== run 1 ==
## pcie_pio_ctrl
module pcie_pio_ctrl (
  input          clk,
  input          reset,
  input          tvalid,
  input  [63:0]  tdata,
  output         tready,
  input  [7:0]   tstrb,
  input  [21:0]  tuser,
  input          tlast,
  output [7:0]   cfg_addr,
  output [31:0]  cfg_wr_data,
  output         cfg_rd_cmd,
  output         cfg_wr_cmd,
  input  [31:0]  cfg_rd_data,
  input          cfg_valid,
  output         fifo0_wr_cmd,
  output [131:0] fifo0_wr_data,
  input          fifo0_empty_flag,
  input          fifo0_full_flag,
  input          fifo0_prog_full_flag,
  input          fifo1_full_flag,
  input          fifo1_empty_flag,
  output         fifo1_rd_cmd,
  input  [131:0] fifo1_rd_data,
  input  [7:0]   cfg_bus_number,
  input  [4:0]   cfg_device_number,
  input  [2:0]   cfg_function_number,
  input          lnk_up,
  input          cfg_to_turnoff,
  output         cfg_to_turnoff_ok,
  output         tx_tvalid,
  output [63:0]  tx_tdata,
  input          tx_tready,
  output [7:0]   tx_tstrb,
  output         tx_tlast
);
Size in the first run: about 540 I/O pins, ~0.060 mm² of cells after synthesis.
export LEC_CHECK = 0
export CAP_MARGIN = 20
export CORE_MARGIN = 2
export CORE_UTILIZATION = 72
export CTS_CLUSTER_DIAMETER = 30
export CTS_CLUSTER_SIZE = 23
export SETUP_SLACK_MARGIN = 0.85
export SLEW_MARGIN = 20
create_clock -name core_clock -period 2.95 [get_ports {clk}]
run.sh (not shown) runs the stock make flow with config.mk's settings and CLKGATE_MAP_FILE=.
The log for run 1 ends in 5_1_grt with error GRT-0116, so the run never completed.
Input-level comparison between run 2 and run 1:
# run 1
export LEC_CHECK = 0
export CAP_MARGIN = 20
export CORE_MARGIN = 2
export CORE_UTILIZATION = 72
export CTS_CLUSTER_DIAMETER = 30
export CTS_CLUSTER_SIZE = 23
export SETUP_SLACK_MARGIN = 0.85
export SLEW_MARGIN = 20
create_clock -name core_clock -period 2.95 [get_ports {clk}]
# run 2
export LEC_CHECK = 0
export CAP_MARGIN = 20
export CORE_MARGIN = 2
export CORE_UTILIZATION = 70
export CTS_CLUSTER_SIZE = 23
export SETUP_SLACK_MARGIN = 0.5
export SLEW_MARGIN = 20
create_clock -name core_clock -period 2.95 [get_ports {clk}]
### Flow results
Run 2 reached the final stage; the timing, DRC and antenna checks on its layout passed.
Summary of run 2 over run 1: post-CTS resize count decreased about 100%; die height increased 1.4%; post-CTS setup buffer count decreased 124; post-detailed-placement cell area decreased 0.58%; clock buffer count from CTS decreased 90.
Run 1 -> run 2: fraction of the yosys area taken by sequential cells delta 0, exact match
| detailed-placement wirelength estimate | run 2 vs run 1 | better |
Higher post-place setup slack goes to run 2 over run 1.
The die of run 2 is larger than the one used in run 1.
Number of placement rows is higher on run 2
Edits applied to the flow inputs when going from run 2 to run 3:
# run 2
export LEC_CHECK = 0
export CAP_MARGIN = 20
export CORE_MARGIN = 2
export CORE_UTILIZATION = 70
export CTS_CLUSTER_SIZE = 23
export SETUP_SLACK_MARGIN = 0.5
export SLEW_MARGIN = 20
create_clock -name core_clock -period 2.95 [get_ports {clk}]
# run 3
export LEC_CHECK = 0
export CAP_MARGIN = 20
export CORE_MARGIN = 2
export CORE_UTILIZATION = 46
export SLEW_MARGIN = 20
create_clock -name core_clock -period 5.05 [get_ports {clk}]
==> comparison <==
- Diff run 2 -> run 3: switching share of total power higher; number of cells after detailed placement higher; setup slack higher.

== onyx ==
Starting RTL as in the previous note.
Settings: LEC_CHECK=0, ABC_AREA=0, CAP_MARGIN=30, CELL_PAD_IN_SITES_DETAIL_PLACEMENT=2, CORE_ASPECT_RATIO=1.67, CORE_MARGIN=9, CORE_UTILIZATION=36, GPL_TIMING_DRIVEN=1, HOLD_SLACK_MARGIN=-0.08, PLACE_DENSITY_LB_ADDON=0.02, SLEW_MARGIN=20, TNS_END_PERCENT=90; clock period 5.67 ns.
Setup changes, onyx to violet
- CORE_ASPECT_RATIO now 0.51, was 1.67
- CTS_CLUSTER_SIZE now 97, previously not set
- CELL_PAD_IN_SITES_DETAIL_PLACEMENT now 0, was 2
- GPL_ROUTABILITY_DRIVEN now 0, previously not set
- PLACE_DENSITY_LB_ADDON now 0.27, was 0.02
- ABC_AREA now 1, was 0
[summary]
- onyx ran to completion and came out clean on the timing, DRC and antenna checks.
- violet finished every step from synthesis to the final layout, and the layout passed the timing, DRC and antenna checks.
- Taking violet over onyx, the cell leakage power ratio works out to 1.14.
- Changes observed in violet relative to onyx: post-CTS setup buffer count neither gained nor lost much; synthesis-to-finish area growth lost 1.7 points; clock share of power lost 1.5 points.
- Run comparison: violet timing startpoint of the critical path u_enc.state_reg[2]$_DFF_P_; onyx timing startpoint of the critical path u_enc.counter[1]$_DFFE_PP_
- sky130_fd_sc_hd__edfxtp_1 as the slowest cell on the critical path was reported by onyx, and sky130_fd_sc_hd__dfxtp_1 by violet.
Input changes introduced in sierra (baseline for comparison: violet):
- CORE_ASPECT_RATIO removed (was 0.51)
- PLACE_DENSITY_LB_ADDON removed (was 0.27)
- CTS_CLUSTER_SIZE removed (was 97)
- CORE_MARGIN changed from 9 to 2
- HOLD_SLACK_MARGIN removed (was -0.08)
- CORE_UTILIZATION changed from 36 to 58
- TNS_END_PERCENT removed (was 90)
- GPL_ROUTABILITY_DRIVEN removed (was 0)
- CAP_MARGIN changed from 30 to 20
- CELL_PAD_IN_SITES_DETAIL_PLACEMENT removed (was 0)
- GPL_TIMING_DRIVEN removed (was 1)
- ABC_AREA removed (was 1)
- the clock period (ns, I/O delays scaled along) changed from 5.67 to 2.95
Notes after the runs:
- Higher worst-case setup margin in the final layout among sierra and violet: violet
- sierra ends up with a final layout net count that is 1826 lower than in violet.
- Minimum clock period after layout on sierra is down relative to violet.
- sierra vs violet: total power of the final layout up
- Comparing sierra and violet, final critical-path share of the clock period is lower on violet.
- The routed wire length in sierra was lower than what violet gave.
- The initial core utilization in sierra was higher than what violet gave.
- Comparing area growth from synthesis to final layout for sierra and violet, the smaller number came from violet.
- Of the two values seen for slowest cell on the critical path, sky130_fd_sc_hd__dfxtp_1 was produced by violet and sky130_fd_sc_hd__or4_4 by sierra.
What fjord does differently from sierra at the input level:
- changing CORE_UTILIZATION from 58 to 40
- setting CTS_CLUSTER_SIZE to 35 for the first time
- changing the clock period (ns, I/O delays scaled along) from 2.95 to 4.38
### Flow results
The area of all placed cells without fillers of sierra and that of fjord are within noise of each other.
Comparing fjord and sierra, the lower sequential power is on fjord.
Looking at clock network power, fjord sits about 30% lower than sierra does.
Of fjord and sierra, fjord shows the lower largest net degree at the start of global routing, with sierra above it.
sierra → fjord: area enclosed by the die boundary shows an increase of 44%, total detailed-routing wirelength increased by 4.0% relative to the old numbers, arrival time of data at the critical path endpoint now larger.
When fjord is set beside sierra, its maximum frequency turns out to be about 12% smaller.
sierra vs fjord, slowest cell on the critical path: sky130_fd_sc_hd__or4_4 vs sky130_fd_sc_hd__dfxtp_2
Post-route worst setup slack (higher): fjord
Looking at worst reg-to-reg path cell count, fjord sits below sierra.
Power figures rest on the tool's default switching activity, not on a simulated workload.
